// axi_gpio
module axi_gpio #(
    parameter int N_GPIOS = 32,
    parameter int AXI_ADDR_WIDTH = 12,
    parameter int AXI_DATA_WIDTH = 32
)(
   input aclk,
   input aresetn, 
   input  logic [N_GPIOS-1:0] gpio_in_raw ,
   output logic [N_GPIOS-1:0] gpio_out,
   output logic irq,  
   output logic arready,
   input logic [AXI_ADDR_WIDTH-1:0] araddr,
   input logic arvalid,
   output logic [AXI_DATA_WIDTH-1:0] rdata,
   output logic [1:0] rresp,
   output logic rvalid,
   input logic rready,
   input logic wvalid,
   output logic wready,
   input logic [AXI_DATA_WIDTH-1:0] wdata,
   input logic [AXI_DATA_WIDTH/8-1:0] wstrb,
   input logic bready,
   output logic bvalid,
   output logic [1:0] bresp,
   output logic awready,
   input logic [AXI_ADDR_WIDTH-1:0] awaddr,
   input logic awvalid
);
Settings: LEC_CHECK=0, CAP_MARGIN=15, CORE_MARGIN=2, CORE_UTILIZATION=72, CTS_CLUSTER_SIZE=21, PLACE_DENSITY=0.67, SETUP_SLACK_MARGIN=0.55, SLEW_MARGIN=20; clock period 2.12 ns.
run.sh (not shown) runs the stock make flow with config.mk's settings and CLKGATE_MAP_FILE=.
The starting point stopped in 5_1_grt with DPL-0038.
Rerun with:
CAP_MARGIN = 20   (was 15)
CORE_UTILIZATION = 70   (was 72)
CTS_CLUSTER_SIZE = 15   (was 21)
PLACE_DENSITY = not set   (was 0.67)
SETUP_SLACK_MARGIN = not set   (was 0.55)
clock period = 2.57 ns   (was 2.12 ns; I/O delays follow)
=>
- Now the flow finished with setup timing left
- die area rose by a few percent
- synthesized cell count stays the same
- synthesized area is unchanged
Rerun with:
ABC_AREA = 1   (was not set)
CORE_UTILIZATION = 72   (was 70)
CTS_CLUSTER_SIZE = not set   (was 15)
PLACE_DENSITY_LB_ADDON = 0.13   (was not set)
clock period = 2.56 ns   (was 2.57 ns; I/O delays follow)
The changed run ran to the end with violations: setup timing; worst hold slack gets worse by 0.0071 ns; power grows by 7.6%; first-iteration DRC count grows by 45%; routed wire length grows by 5.3%; setup slack gets better by 0.13 ns; critical path depth grows by 1; synthesized area grows by 3.0%; die size stays flat; core utilization grows by 1.0 points; register-to-register slack gets better by 0.05 ns.

* * *

v56:
axi_gpio again, from the RTL that the note above started with.
clock: 5.0 ns
lec_check: 0
cap_margin: 40
cell_pad_in_sites_detail_placement: 1
core_margin: 8
core_utilization: 40
gpl_timing_driven: 0
min_routing_layer: met2
slew_margin: 0
tns_end_percent: 85
diff inputs: v56 => v4
Settings: clearing TNS_END_PERCENT, which used to be 85; putting CTS_CLUSTER_SIZE at 33 where nothing was set; clearing GPL_TIMING_DRIVEN, which used to be 0; clearing MIN_ROUTING_LAYER, which used to be met2; clearing CELL_PAD_IN_SITES_DETAIL_PLACEMENT, which used to be 1; swapping 40 for 20 in CAP_MARGIN; swapping 8 for 2 in CORE_MARGIN; swapping 40 for 71 in CORE_UTILIZATION; swapping 0 for 20 in SLEW_MARGIN; swapping 5.0 for 2.38 in the clock period (ns, I/O delays scaled along).
==> results <==
v4 -> stages 100% | layout checks FAIL | negative setup slack. A biggest area consumer among cell classes of registers is what v56 shows, while combinational gates belongs to v4. Between v4 and v56, the clock-pin transition on the worst setup and hold timing paths figures differ only marginally. Of the two values seen for category of the most critical setup path, reg2out was produced by v56 and reg2reg by v4. Delta (v4 minus v56): total number of vias down 7,524, wire length of the first global-routing pass went down. Total power divided by cell area in v4 is 97% higher than in v56. A worst setup path endpoint of in_db_q[9] is what v4 shows, while irq belongs to v56. Changes observed in v4 relative to v56: data required time at the worst endpoint lost 1070 ps; pin count of the biggest net entering global routing lost 30. The most used routing layer in global routing comes out met2 in one run and met3 in the other, namely in v4 and v56 respectively.
Inputs modified between v4 and v39:
Settings: an added PLACE_DENSITY of 0.37; an added HOLD_SLACK_MARGIN of -0.1; a change of the clock period (ns, I/O delays scaled along) from 2.38 to 2.25.
### Flow results
What ended v39 was a tool error in global routing (5_1_grt); the run never finished.
Per the comparison of v39 with v4, synthesized area divided by synthesized cell count held steady; total of buffers placed on input and output ports held steady; area reported by Yosys stat held steady; synthesized-area fraction occupied by adder cells held steady.
[v39 vs v4] standard cell area after detailed placement: higher in v39
v39 reports a higher last weighted congestion value of the routability-driven placer than v4 does.
Worst setup slack before clock tree synthesis, v4 and v39: lower on v39
Re area inside the core boundary: no difference whatsoever between v4 and v39.
From v4 to v39, number of buffers added to fix hold violations after cts did not move at all.
Between v4 and v39, number of placed cells counting well taps is higher for v39, v4 comes in under that.
Input-level comparison between v33 and v39:
Settings: HOLD_SLACK_MARGIN no longer set, was -0.1; PLACE_DENSITY no longer set, was 0.37; CTS_CLUSTER_SIZE now 24, was 33; CORE_UTILIZATION now 70, was 71; the clock period (ns, I/O delays scaled along) now 4.09, was 2.25.
Notes after the runs:
The flow did not stop early for v33: all stages ran, and the layout cleared the timing, DRC and antenna checks.
Going from v39 to v33, post-synth tally of flip-flops with integrated enable has remained practically unchanged, standard cell core area went up by 0.59%.
Of v33 and v39, it is v33 that has the lower post-DP HPWL.
Overall die height | v33 above v39
Sort v33 and v39 by number of cells after detailed placement asc -> top: v33
v33 reports a lower number of hold buffers added after cts than v39 does.
Against v39, die area in v33 came out worse.
What v54 does differently from v33 at the input level:
Settings: CORE_UTILIZATION changed from 70 to 68; SETUP_SLACK_MARGIN newly set to -0.2; CTS_CLUSTER_SIZE changed from 24 to 21; CAP_MARGIN changed from 20 to 15; the clock period (ns, I/O delays scaled along) changed from 4.09 to 2.12.
## What came out
In v54 the implementation completed, yet the final layout does not meet the checks, the culprit being negative setup slack.
met5 as the top routing layer in use was reported by v54, and met4 by v33.
Compared with v33, v54 shows a higher detail-routed net length per standard cell.
| wire length | higher: v54 |
Taking v54 as 1.0, v33 lands at 0.47 on count of buffers not belonging to the clock network in the layout.
Of the two values seen for path class of the lowest-slack min-delay path, in2reg was produced by v54 and in2async by v33.
Power and IR drop assume default switching activity.
